== run A ==
==> flow/design.v (excerpt) <==
module top_cmd_uart #(
    parameter integer CLOCK_FREQ = 100_000_000,
    parameter integer BAUD_RATE  = 115200
)(
    input  logic       clk,
    input  logic       reset,
    input  logic       RxD,
    output logic       TxD,
    output logic [7:0] led
);
    logic [7:0] rx_byte;
    logic       rx_valid;
    Rx #(
        .clk_freq  (CLOCK_FREQ),
        .baud_rate (BAUD_RATE)
    ) u_rx (
        .clk_fpga   (clk),
        .reset      (reset),
        .RxD        (RxD),
        .RxData     (rx_byte),
        .data_valid (rx_valid)
    );
    logic [7:0] tx_data;
    logic       tx_start;
    logic       tx_free;
    Tx #(
        .CLOCK_FREQ (CLOCK_FREQ),
        .BAUD_RATE  (BAUD_RATE)
    ) u_tx (
        .clk    (clk),
        .reset  (reset),
        .ready  (tx_start),
        .tx_data(tx_data),
        .TxD    (TxD),
        .tdre   (tx_free)
    );
    logic       cmd_ready;
    logic       seq_sel;      
    logic [7:0] n_value;
    logic       cmd_ack;
    command_parser u_parser (
        .clk      (clk),
        .reset    (reset),
        .rx_byte  (rx_byte),
        .rx_valid (rx_valid),
        .cmd_ack  (cmd_ack),
        .cmd_ready(cmd_ready),
        .seq_sel  (seq_sel),
        .n_value  (n_value)
    );
    logic        pad_start, pad_done;
    logic [31:0] pad_res;
    padovan_unit u_pad (
        .clk    (clk),
        .reset  (reset),
        .start  (pad_start),
        .n      (n_value),
        .result (pad_res),
        .done   (pad_done)
    );
    logic        mos_start, mos_done;
    logic [31:0] mos_res;
    moser_unit u_mos (
        .clk    (clk),
        .reset  (reset),
        .start  (mos_start),
        .n      (n_value),
        .result (mos_res),
        .done   (mos_done)
    );
    typedef enum logic [2:0] {
        S_WAIT_CMD,
  ...
make LEC_CHECK=0 CAP_MARGIN=20 CORE_MARGIN=2 CORE_UTILIZATION=61 CTS_CLUSTER_SIZE=41 PLACE_DENSITY=0.79 SETUP_SLACK_MARGIN=-0.27 SLEW_MARGIN=20 TNS_END_PERCENT=40 finish   # period 5.39 ns
run.sh (not shown) runs the stock make flow with config.mk's settings and CLKGATE_MAP_FILE=.
Edits applied to the flow inputs when going from run A to run B:
-- flow/config.mk --
<<< run A, line 9
export CORE_MARGIN = 2
export CORE_UTILIZATION = 61
export CTS_CLUSTER_SIZE = 41
export PLACE_DENSITY = 0.79
export SETUP_SLACK_MARGIN = -0.27
export SLEW_MARGIN = 20
export TNS_END_PERCENT = 40
>>> run B, line 9
export CORE_MARGIN = 2
export CORE_UTILIZATION = 27
export SLEW_MARGIN = 20
==> flow/constraint.sdc <==
create_clock -name core_clock -period 12.9 [get_ports {clk}]
set_input_delay 2.5800 -clock core_clock [delete_from_list [all_inputs] [get_ports {clk}]]
set_output_delay 2.5800 -clock core_clock [all_outputs]
set_load 0.01 [all_outputs]
==> comparison <==
Looking at critical-path cell with the highest stage delay, the sky130_fd_sc_hd__a311oi_4 result is from run A; the sky130_fd_sc_hd__buf_4 one comes from run B. Looking at worst reg-to-reg path cell count, run B sits 3 higher than run A does. Die size: run B exceeds run A. Of run B and run A, the run reporting the higher sequential share of layout area was run A. Compare run B and run A | fraction of the core area occupied by cells at floorplan lower: run B. Diff run B and run A: starting DRC count in detailed routing higher in run A.
The following lists how run C was set up differently from run B:
-- flow/config.mk --
<<< run B, line 9
export CORE_MARGIN = 2
export CORE_UTILIZATION = 27
export SLEW_MARGIN = 20
>>> run C, line 9
export CORE_MARGIN = 2
export CORE_UTILIZATION = 40
export SLEW_MARGIN = 20
==> flow/constraint.sdc <==
create_clock -name core_clock -period 10.0 [get_ports {clk}]
set_input_delay 2.0000 -clock core_clock [delete_from_list [all_inputs] [get_ports {clk}]]
set_output_delay 2.0000 -clock core_clock [all_outputs]
set_load 0.01 [all_outputs]
==> comparison <==
Higher reg2reg setup slack goes to run B over run C.
Run B → run C: post-synthesis to final-layout area growth lower; largest fanout on the critical path higher; count of non-CTS buffers in the layout lower; worst reg-to-reg path cell count roughly the same.
No stage failed in run C, and the final checks on the layout all came back clean.
diff inputs: run C => run D
-- flow/config.mk --
<<< run C, line 9
export CORE_MARGIN = 2
export CORE_UTILIZATION = 40
export SLEW_MARGIN = 20
>>> run D, line 9
export CORE_MARGIN = 2
export CORE_UTILIZATION = 71
export SETUP_SLACK_MARGIN = -0.19
export SLEW_MARGIN = 20
==> flow/constraint.sdc <==
create_clock -name core_clock -period 2.25 [get_ports {clk}]
set_input_delay 0.4500 -clock core_clock [delete_from_list [all_inputs] [get_ports {clk}]]
set_output_delay 0.4500 -clock core_clock [all_outputs]
set_load 0.01 [all_outputs]
[summary]
- What the final checks of run D revealed, after a flow that finished every stage, was a layout that fails on setup timing.
- Looking at sequential fraction of total cell area, run D sits 4.8 points lower than run C does.
- Going from run C to run D, number of cells on the worst reg-to-reg path grows by 1.
- More vias were needed by run D than by run C.
- Across both runs, transition time at the pin with the least slew margin was lower for run D than for run C.
- Taking run C as the reference, in run D proportion of register bits with asynchronous set or reset after synthesis saw little to no change, overall power after layout now larger, total met3 wirelength after detailed routing now sits higher.
Relative to run D, the following input files were edited for run E:
-- flow/config.mk --
<<< run D, line 9
export CORE_MARGIN = 2
export CORE_UTILIZATION = 71
export SETUP_SLACK_MARGIN = -0.19
export SLEW_MARGIN = 20
>>> run E, line 9
export CORE_MARGIN = 2
export CORE_UTILIZATION = 72
export CTS_CLUSTER_SIZE = 15
export SETUP_SLACK_MARGIN = -0.19
export SLEW_MARGIN = 40
- Tightest slew margin relative to the limit (lower): run E
- Worst setup slack improves in run E relative to run D.
- Run E falls short of run D in wire length of the first global-routing pass.
- The runs compared here, run E and run D, all ended either early or with open violations.
- Finished, but not clean: run D, with setup timing.
- Run E completed end to end; final checks failed (setup timing).


Starting RTL as in the previous note.
Settings: LEC_CHECK=0, ABC_AREA=1, CAP_MARGIN=15, CORE_MARGIN=2, CORE_UTILIZATION=36, CTS_CLUSTER_SIZE=83, GPL_TIMING_DRIVEN=0, PLACE_DENSITY=0.83, SETUP_SLACK_MARGIN=0.48, SLEW_MARGIN=20; clock period 5.87 ns.
The baseline completed without violations.
Change:
CAP_MARGIN = 20   (was 15)
CORE_UTILIZATION = 72   (was 36)
CTS_CLUSTER_SIZE = default   (was 83)
GPL_TIMING_DRIVEN = default   (was 0)
PLACE_DENSITY = default   (was 0.83)
SETUP_SLACK_MARGIN = default   (was 0.48)
TNS_END_PERCENT = 5   (was default)
clock period = 2.25 ns   (was 5.87 ns; I/O delays follow)
=> With this change the flow produced a layout that fails on setup timing. Fmax rose by 13%. Total power rose to 2.5 times its value. Clock skew hardly moves. Cell area fell by 2.1%.
Change:
CORE_UTILIZATION = 71   (was 72)
CTS_CLUSTER_SIZE = 10   (was default)
SETUP_SLACK_MARGIN = 0.33   (was default)
TNS_END_PERCENT = default   (was 5)
Now the flow aborted during 5_1_grt with GRT-0232.
Die area grows by 1.4%.
Area after synthesis stays the same.
Synthesized cell count stays the same.
Change:
CAP_MARGIN = 5   (was 20)
CELL_PAD_IN_SITES_DETAIL_PLACEMENT = 0   (was default)
CORE_MARGIN = 4   (was 2)
CORE_UTILIZATION = 66   (was 71)
CTS_CLUSTER_SIZE = default   (was 10)
GPL_ROUTABILITY_DRIVEN = 1   (was default)
GPL_TIMING_DRIVEN = 1   (was default)
MAX_ROUTING_LAYER = met5   (was default)
PLACE_DENSITY_LB_ADDON = 0.15   (was default)
SETUP_SLACK_MARGIN = 0.56   (was 0.33)
What happened:
- With this change the flow produced a layout that fails on setup timing
- synthesized cell count does not change
- die size went up by 13%
- synthesized area is unchanged
No activity file was given, so power comes from the tool's default toggle rates.
